Setup of P:
==> flow/design.v <==
module adc_interface (
    input wire clk,
    input wire rst_n,
    input wire [11:0] adc_data,
    input wire adc_valid,
    output reg [11:0] voltage_fb,
    output reg data_ready
);
    always @(posedge clk or negedge rst_n) begin
        if (!rst_n) begin
            voltage_fb <= 12'd0;
            data_ready <= 1'b0;
        end else begin
            if (adc_valid) begin
                voltage_fb <= adc_data;
                data_ready <= 1'b1;
            end else begin
                data_ready <= 1'b0;
            end
        end
    end
endmodule
module pid_controller #(
    parameter DATA_WIDTH = 12,
    parameter KP = 16'd100,
    parameter KI = 16'd10,
    parameter KD = 16'd5,
    parameter SETPOINT = 12'd2048
)(
    input wire clk,
    input wire rst_n,
    input wire [DATA_WIDTH-1:0] feedback,
    input wire fb_valid,
    output reg [9:0] control_out,
    output reg out_valid
);
    reg signed [DATA_WIDTH:0] error;
    reg signed [DATA_WIDTH:0] prev_error;
    reg signed [31:0] integral;
    reg signed [DATA_WIDTH:0] derivative;
    reg signed [31:0] p_term, i_term, d_term;
    reg signed [31:0] pid_sum;
    always @(posedge clk or negedge rst_n) begin
        if (!rst_n) begin
            error <= 0;
            prev_error <= 0;
            integral <= 0;
            derivative <= 0;
            p_term <= 0;
            i_term <= 0;
            d_term <= 0;
            pid_sum <= 0;
            control_out <= 10'd512;
            out_valid <= 1'b0;
        end else if (fb_valid) begin
            error <= SETPOINT - feedback;
            prev_error <= error;
            if (integral + error > 32'sd100000)
                integral <= 32'sd100000;
            else if (integral + error < -32'sd100000)
                integral <= -32'sd100000;
            else
                integral <= integral + error;
            derivative <= error - prev_error;
            p_term <= ($signed({16'd0, KP}) * error) >>> 8;
            i_term <= ($signed({16'd0, KI}) * integral) >>> 16;
            d_term <= ($signed({16'd0, KD}) * derivative) >>> 8;
            pid_sum <= p_term + i_term + d_term + 32'sd512;
            if (pid_sum > 32'sd1023)
                control_out <= 10'd1023;
            else if (pid_sum < 32'sd0)
                control_out <= 10'd0;
            else
                control_out <= pid_sum[9:0];
            out_valid <= 1'b1;
        end else begin
            out_valid <= 1'b0;
        end
    end
endmodule
module pwm_generator #(
    parameter CLK_FREQ = 100_000_000,
    parameter PWM_FREQ = 100_000,
    parameter PWM_RESOLUTION = 10
)(
    input wire clk,
    input wire rst_n,
    input wire [PWM_RESOLUTION-1:0] duty_cycle,
    output reg pwm_out
);
    localparam COUNTER_MAX = CLK_FREQ / PWM_FREQ;
    reg [$clog2(COUNTER_MAX)-1:0] counter;
    reg [PWM_RESOLUTION-1:0] duty_reg;
    reg [PWM_RESOLUTION-1:0] compare_val;
    always @(posedge clk or negedge rst_n) begin
        if (!rst_n) begin
            counter <= 0;
            duty_reg <= 0;
            compare_val <= 0;
            pwm_out <= 1'b0;
        end else begin
            if (counter < COUNTER_MAX - 1) begin
                counter <= counter + 1;
            end else begin
                counter <= 0;
                duty_reg <= duty_cycle;
            end
            compare_val <= (duty_reg * COUNTER_MAX) >> PWM_RESOLUTION;
            pwm_out <= (counter < compare_val) ? 1'b1 : 1'b0;
        end
    end
endmodule
module buck_converter_top #(
    parameter CLK_FREQ = 100_000_000,
    parameter PWM_FREQ = 100_000,
    parameter V_REF = 12'd2048,
    parameter KP = 16'd100,
    parameter KI = 16'd10,
    parameter KD = 16'd5
)(
    input wire clk,
    input wire rst_n,
    input wire [11:0] adc_data,
    input wire adc_valid,
    output wire pwm_out,
    output wire [11:0] voltage_monitor,
    output wire [9:0] duty_cycle_monitor
);
    wire [11:0] voltage_fb;
    wire adc_ready;
    wire [9:0] duty_cycle;
    wire pid_valid;
    adc_interface adc_if (
        .clk(clk),
        .rst_n(rst_n),
        .adc_data(adc_data),
        .adc_valid(adc_valid),
        .voltage_fb(voltage_fb),
        .data_ready(adc_ready)
    );
    pid_controller #(
        .DATA_WIDTH(12),
        .KP(KP),
        .KI(KI),
        .KD(KD),
        .SETPOINT(V_REF)
    ) pid_ctrl (
        .clk(clk),
        .rst_n(rst_n),
        .feedback(voltage_fb),
        .fb_valid(adc_ready),
        .control_out(duty_cycle),
        .out_valid(pid_valid)
    );
    pwm_generator #(
        .CLK_FREQ(CLK_FREQ),
        .PWM_FREQ(PWM_FREQ),
        .PWM_RESOLUTION(10)
    ) pwm_gen (
        .clk(clk),
        .rst_n(rst_n),
        .duty_cycle(duty_cycle),
        .pwm_out(pwm_out)
    );
    assign voltage_monitor = voltage_fb;
    assign duty_cycle_monitor = duty_cycle;
endmodule
==> flow/config.mk <==
export PLATFORM = sky130hd
export DESIGN_NAME = buck_converter_top
export DESIGN_NICKNAME = buck_converter_top
export VERILOG_FILES = /design/flow/design.v
export SDC_FILE = /design/flow/constraint.sdc
export NUM_CORES = 4
export LEC_CHECK = 0
export CAP_MARGIN = 10
export CELL_PAD_IN_SITES_DETAIL_PLACEMENT = 2
export CELL_PAD_IN_SITES_GLOBAL_PLACEMENT = 0
export CORE_MARGIN = 9
export CORE_UTILIZATION = 33
export CTS_CLUSTER_DIAMETER = 56
export CTS_CLUSTER_SIZE = 22
export GPL_ROUTABILITY_DRIVEN = 1
export GPL_TIMING_DRIVEN = 1
export HOLD_SLACK_MARGIN = 0.26
export MAX_ROUTING_LAYER = met4
export SETUP_SLACK_MARGIN = 0.25
export SLEW_MARGIN = 40
export TNS_END_PERCENT = 10
==> flow/constraint.sdc <==
create_clock -name core_clock -period 8.13 [get_ports {clk}]
set_input_delay 1.6260 -clock core_clock [delete_from_list [all_inputs] [get_ports {clk}]]
set_output_delay 1.6260 -clock core_clock [all_outputs]
set_load 0.01 [all_outputs]
run.sh (not shown) runs the stock make flow with config.mk's settings and CLKGATE_MAP_FILE=.
#### Input delta (Q over P)
Settings: HOLD_SLACK_MARGIN: 0.26 -> unset; CORE_MARGIN: 9 -> 2; PLACE_DENSITY: unset -> 0.67; CTS_CLUSTER_SIZE: 22 -> unset; CELL_PAD_IN_SITES_DETAIL_PLACEMENT: 2 -> 0; TNS_END_PERCENT: 10 -> unset; MAX_ROUTING_LAYER: met4 -> met5; SLEW_MARGIN: 40 -> 25; CORE_UTILIZATION: 33 -> 72; CAP_MARGIN: 10 -> 20; SETUP_SLACK_MARGIN: 0.25 -> 1.31; the clock period (ns, I/O delays scaled along): 8.13 -> 4.42.
### Flow results
Compared with P, in Q wire length after detailed routing lost about 20%, full die area lost about 60%.
Of P and Q, only Q fails to finish with a clean layout.
The final report for Q shows a completed flow and a layout that fails verification, specifically setup timing.
Comparing P and Q, the lower core utilization is on P.
Sort P and Q by violation count after the first detailed-routing iteration desc -> top: Q
What R does differently from Q at the input level:
Settings: SLEW_MARGIN now 40, was 25; SETUP_SLACK_MARGIN now 0.25, was 1.31; CORE_UTILIZATION now 33, was 72; CORE_MARGIN now 10, was 2; PLACE_DENSITY no longer set, was 0.67; the clock period (ns, I/O delays scaled along) now 2.94, was 4.42.
--- outcome ---
None of the runs Q and R ends with a clean layout. [Q] flow finished | final checks: failed | reasons: setup timing. R ran in full, but the layout does not pass; the checks complain about setup timing. Across both runs, design area was higher for R than for Q. Across both runs, cell count was higher for R than for Q. R: sequential cell area share is 3.1 points lower than what Q reported.
